Design riscv_pipe, start of the top module:
module riscv_pipe (
	input  wire        CLK,
	input  wire        RSTn,
	output wire [11:0] I_MEM_ADDR,
	input  wire [31:0] I_MEM_DI,
	output wire [11:0] D_MEM_ADDR,
	output wire [31:0] D_MEM_DOUT,
	input  wire [31:0] D_MEM_DI,
	output wire        D_MEM_WEN,
	output wire        RF_WE,
	output wire [4:0]  RF_WA,
	output wire [31:0] RF_WD,
	output wire        HALT
);
Settings: LEC_CHECK=0, ABC_AREA=1, CAP_MARGIN=40, CELL_PAD_IN_SITES_DETAIL_PLACEMENT=1, CELL_PAD_IN_SITES_GLOBAL_PLACEMENT=1, CORE_ASPECT_RATIO=0.8, CORE_MARGIN=8, CORE_UTILIZATION=47, CTS_CLUSTER_DIAMETER=255, GPL_ROUTABILITY_DRIVEN=1, GPL_TIMING_DRIVEN=0, HOLD_SLACK_MARGIN=0.04, MAX_ROUTING_LAYER=met4, PLACE_DENSITY_LB_ADDON=0.19, SETUP_SLACK_MARGIN=0.17, SLEW_MARGIN=20; clock period 6.5 ns.
run.sh (not shown) runs the stock make flow with config.mk's settings and CLKGATE_MAP_FILE=.
The starting point died in 5_1_grt with GRT-0116.
Edit:
CAP_MARGIN = 20   (was 40)
CELL_PAD_IN_SITES_DETAIL_PLACEMENT = not set   (was 1)
CELL_PAD_IN_SITES_GLOBAL_PLACEMENT = 2   (was 1)
CORE_ASPECT_RATIO = 1.31   (was 0.8)
CORE_MARGIN = 2   (was 8)
CORE_UTILIZATION = 54   (was 47)
CTS_CLUSTER_DIAMETER = 328   (was 255)
CTS_CLUSTER_SIZE = 98   (was not set)
GPL_ROUTABILITY_DRIVEN = not set   (was 1)
GPL_TIMING_DRIVEN = not set   (was 0)
HOLD_SLACK_MARGIN = not set   (was 0.04)
MAX_ROUTING_LAYER = not set   (was met4)
PLACE_DENSITY = 0.4   (was not set)
PLACE_DENSITY_LB_ADDON = not set   (was 0.19)
SETUP_SLACK_MARGIN = 1.85   (was 0.17)
TNS_END_PERCENT = 5   (was not set)
This time the run never finished: it broke off in 3_1_place_gp_skip_io with GPL-0301.
Synthesized area is unchanged.
Die size is lower by 18%.
Synthesized cell count stays the same.
Edit:
ABC_AREA = not set   (was 1)
CAP_MARGIN = 10   (was 20)
CELL_PAD_IN_SITES_GLOBAL_PLACEMENT = not set   (was 2)
CORE_ASPECT_RATIO = not set   (was 1.31)
CORE_UTILIZATION = 72   (was 54)
CTS_CLUSTER_DIAMETER = 364   (was 328)
CTS_CLUSTER_SIZE = 41   (was 98)
HOLD_SLACK_MARGIN = -0.08   (was not set)
PLACE_DENSITY = 0.66   (was 0.4)
SETUP_SLACK_MARGIN = -0.31   (was 1.85)
TNS_END_PERCENT = not set   (was 5)
clock period = 3.0 ns   (was 6.5 ns; I/O delays follow)
Effect: The changed run died in 5_1_grt on ODB-0269; die area went down by 25%; area after synthesis falls by 0.85%; synthesized cell count decreases by 39%.
Edit:
CAP_MARGIN = 20   (was 10)
CELL_PAD_IN_SITES_DETAIL_PLACEMENT = 1   (was not set)
CORE_UTILIZATION = 30   (was 72)
CTS_CLUSTER_DIAMETER = not set   (was 364)
CTS_CLUSTER_SIZE = not set   (was 41)
HOLD_SLACK_MARGIN = not set   (was -0.08)
PLACE_DENSITY = not set   (was 0.66)
SETUP_SLACK_MARGIN = not set   (was -0.31)
clock period = 6.5 ns   (was 3.0 ns; I/O delays follow)
Outcome: Now the flow went through all stages and came out clean. Die area went up by 140%. Synthesized area is unchanged. Synthesized cell count does not change.
Edit:
CELL_PAD_IN_SITES_DETAIL_PLACEMENT = not set   (was 1)
CORE_UTILIZATION = 68   (was 30)
CTS_CLUSTER_SIZE = 41   (was not set)
clock period = 4.36 ns   (was 6.5 ns; I/O delays follow)
After rerunning: Now the flow ended with an error in 5_1_grt; die size is lower by 56%; area after synthesis does not change; synthesized cell count stays the same.
Edit:
CELL_PAD_IN_SITES_DETAIL_PLACEMENT = 1   (was not set)
CELL_PAD_IN_SITES_GLOBAL_PLACEMENT = 3   (was not set)
CORE_ASPECT_RATIO = 0.95   (was not set)
CORE_UTILIZATION = 30   (was 68)
CTS_CLUSTER_SIZE = not set   (was 41)
HOLD_SLACK_MARGIN = 0.04   (was not set)
clock period = 6.5 ns   (was 4.36 ns; I/O delays follow)
What happened:
- The new run produced a clean layout
- synthesized cell count stays the same
- area after synthesis is unchanged
- die area climbs by 120%


== raven ==
Starting RTL as in the previous note.
// riscv_pipe
module riscv_pipe (
	input  wire        CLK,
	input  wire        RSTn,
	output wire [11:0] I_MEM_ADDR,
	input  wire [31:0] I_MEM_DI,
	output wire [11:0] D_MEM_ADDR,
	output wire [31:0] D_MEM_DOUT,
	input  wire [31:0] D_MEM_DI,
	output wire        D_MEM_WEN,
	output wire        RF_WE,
	output wire [4:0]  RF_WA,
	output wire [31:0] RF_WD,
	output wire        HALT
);
	wire [4:0]  ra1, ra2;
	wire [31:0] rd1, rd2;
	RISCV_TOP core (
		.CLK         (CLK),
		.RSTn        (RSTn),
		.I_MEM_CSN   (),
		.I_MEM_DI    (I_MEM_DI),
		.I_MEM_ADDR  (I_MEM_ADDR),
		.D_MEM_CSN   (),
		.D_MEM_DI    (D_MEM_DI),
		.D_MEM_DOUT  (D_MEM_DOUT),
		.D_MEM_ADDR  (D_MEM_ADDR),
		.D_MEM_WEN   (D_MEM_WEN),
		.D_MEM_BE    (),
		.RF_WE       (RF_WE),
		.RF_RA1      (ra1),
		.RF_RA2      (ra2),
		.RF_WA1      (RF_WA),
		.RF_RD1      (rd1),
		.RF_RD2      (rd2),
		.RF_WD       (RF_WD),
		.HALT        (HALT),
		.OUTPUT_PORT ()
	);
	REG_FILE #(
		.DWIDTH (32),
		.MDEPTH (32),
		.AWIDTH (5)
	) rf (
		.CLK  (CLK),
		.WE   (RF_WE),
		.RSTn (RSTn),
		.RA1  (ra1),
		.RA2  (ra2),
		.WA   (RF_WA),
		.WD   (RF_WD),
		.RD1  (rd1),
		.RD2  (rd2)
	);
endmodule
clock: 3.1 ns
lec_check: 0
cap_margin: 0
core_margin: 2
core_utilization: 70
cts_cluster_diameter: 353
cts_cluster_size: 19
hold_slack_margin: 0.3
setup_slack_margin: -0.18
slew_margin: 20
raven: it failed with a tool error in 5_1_grt, so there are no final results.
For maple, these inputs were changed with respect to raven:
- HOLD_SLACK_MARGIN no longer set, was 0.3
- CAP_MARGIN now 20, was 0
- CORE_UTILIZATION now 40, was 70
- SETUP_SLACK_MARGIN no longer set, was -0.18
- CTS_CLUSTER_DIAMETER no longer set, was 353
- CTS_CLUSTER_SIZE no longer set, was 19
- the clock period (ns, I/O delays scaled along) now 5.3, was 3.1
[summary]
maple completed; timing, DRC and antenna clean
Placed cell area went down by a few percent going from raven to maple.
| worst setup timing slack at the placement stage | maple vs raven | 1420 ps higher |
Compared with raven, in maple chip height saw an increase, floorplan core area saw an increase, number of instances in the synthesized netlist saw little to no change, xor-xnor portion of the synthesized cell area saw little to no change, setup fix buffers added after clock tree synthesis saw a decrease.
Area fraction in and, or, nand and nor cells came out exactly the same in maple and raven.
--- input diff maple..cedar ---
- CORE_UTILIZATION changed from 40 to 55
[summary]
Comparing maple and cedar, the lower via density per instance was measured on maple. Lower non-clock buffer count among maple and cedar: cedar. Between maple and cedar, worst slew margin relative to its limit is higher for maple, cedar comes in under that. Relative to maple, the die height measured on cedar has decreased by more than 10%. ~same clock insertion delay at the later pin of the skew report in maple and cedar. Sort maple and cedar by growth of design area from synthesis to finish, descending, and maple comes first.
The inputs of onyx differ from those of cedar as listed below.
- a change of CORE_UTILIZATION from 55 to 27
- a change of the clock period (ns, I/O delays scaled along) from 5.3 to 9.63
--- outcome ---
Part of the total power dissipated in the clock network, cedar and onyx: lower on onyx
Compared with cedar, in onyx adder-cell share of the synthesized area held, count of fill cells added during filler insertion went up 17400, power consumption went down about 45%, area of the die went up 100%, area growth from synthesis to layout went up 2.2 points.
### onyx -> fjord
- CAP_MARGIN now 40, was 20
- CELL_PAD_IN_SITES_GLOBAL_PLACEMENT now 3, previously not set
- CORE_ASPECT_RATIO now 0.95, previously not set
- SETUP_SLACK_MARGIN now 1.6, previously not set
- HOLD_SLACK_MARGIN now 0.04, previously not set
- CELL_PAD_IN_SITES_DETAIL_PLACEMENT now 1, previously not set
- CORE_UTILIZATION now 30, was 27
- ABC_AREA now 1, previously not set
- the clock period (ns, I/O delays scaled along) now 6.5, was 9.63
Notes after the runs:
- The via count reported for fjord is higher than the one for onyx.
- Relative to onyx, the final cell area reported for fjord is higher.
- The last element of the critical path comes out core.pc[9] in one run and core.inst[0] in the other, namely in fjord and onyx respectively.
- Min fmax across onyx and fjord: onyx
- Chip area (higher): onyx
- On sequential cell area fraction in the yosys report: fjord sits below onyx.
Edits applied to the flow inputs when going from fjord to violet:
- removing SETUP_SLACK_MARGIN (formerly 1.6)
- removing CELL_PAD_IN_SITES_GLOBAL_PLACEMENT (formerly 3)
- setting CTS_CLUSTER_SIZE to 98 for the first time
- changing CAP_MARGIN from 40 to 20
- removing HOLD_SLACK_MARGIN (formerly 0.04)
- changing CORE_UTILIZATION from 30 to 69
- removing CELL_PAD_IN_SITES_DETAIL_PLACEMENT (formerly 1)
- removing CORE_ASPECT_RATIO (formerly 0.95)
- removing ABC_AREA (formerly 1)
- changing the clock period (ns, I/O delays scaled along) from 6.5 to 9.63
[summary]
- Cmp violet and fjord / part of the total power dissipated in the clock network / lower: violet
- Growth of design area from synthesis to finish (violet over fjord): decrease, 4.3 points
- violet: count of clock-buffer cells in the layout lower than fjord
- Compared with fjord, violet shows met1 routing resource usage after global routing higher by 12 points.
- Sort violet and fjord by half-perimeter wire length after detailed placement asc -> top: violet
- violet — total routing usage reported by global routing 20 points higher, fjord as reference
- Lower wire length goes to violet over fjord.
- Max sequential share of layout area across violet and fjord: violet
- Higher core utilization goes to violet over fjord.
Power is estimated from default activity; no workload was simulated.
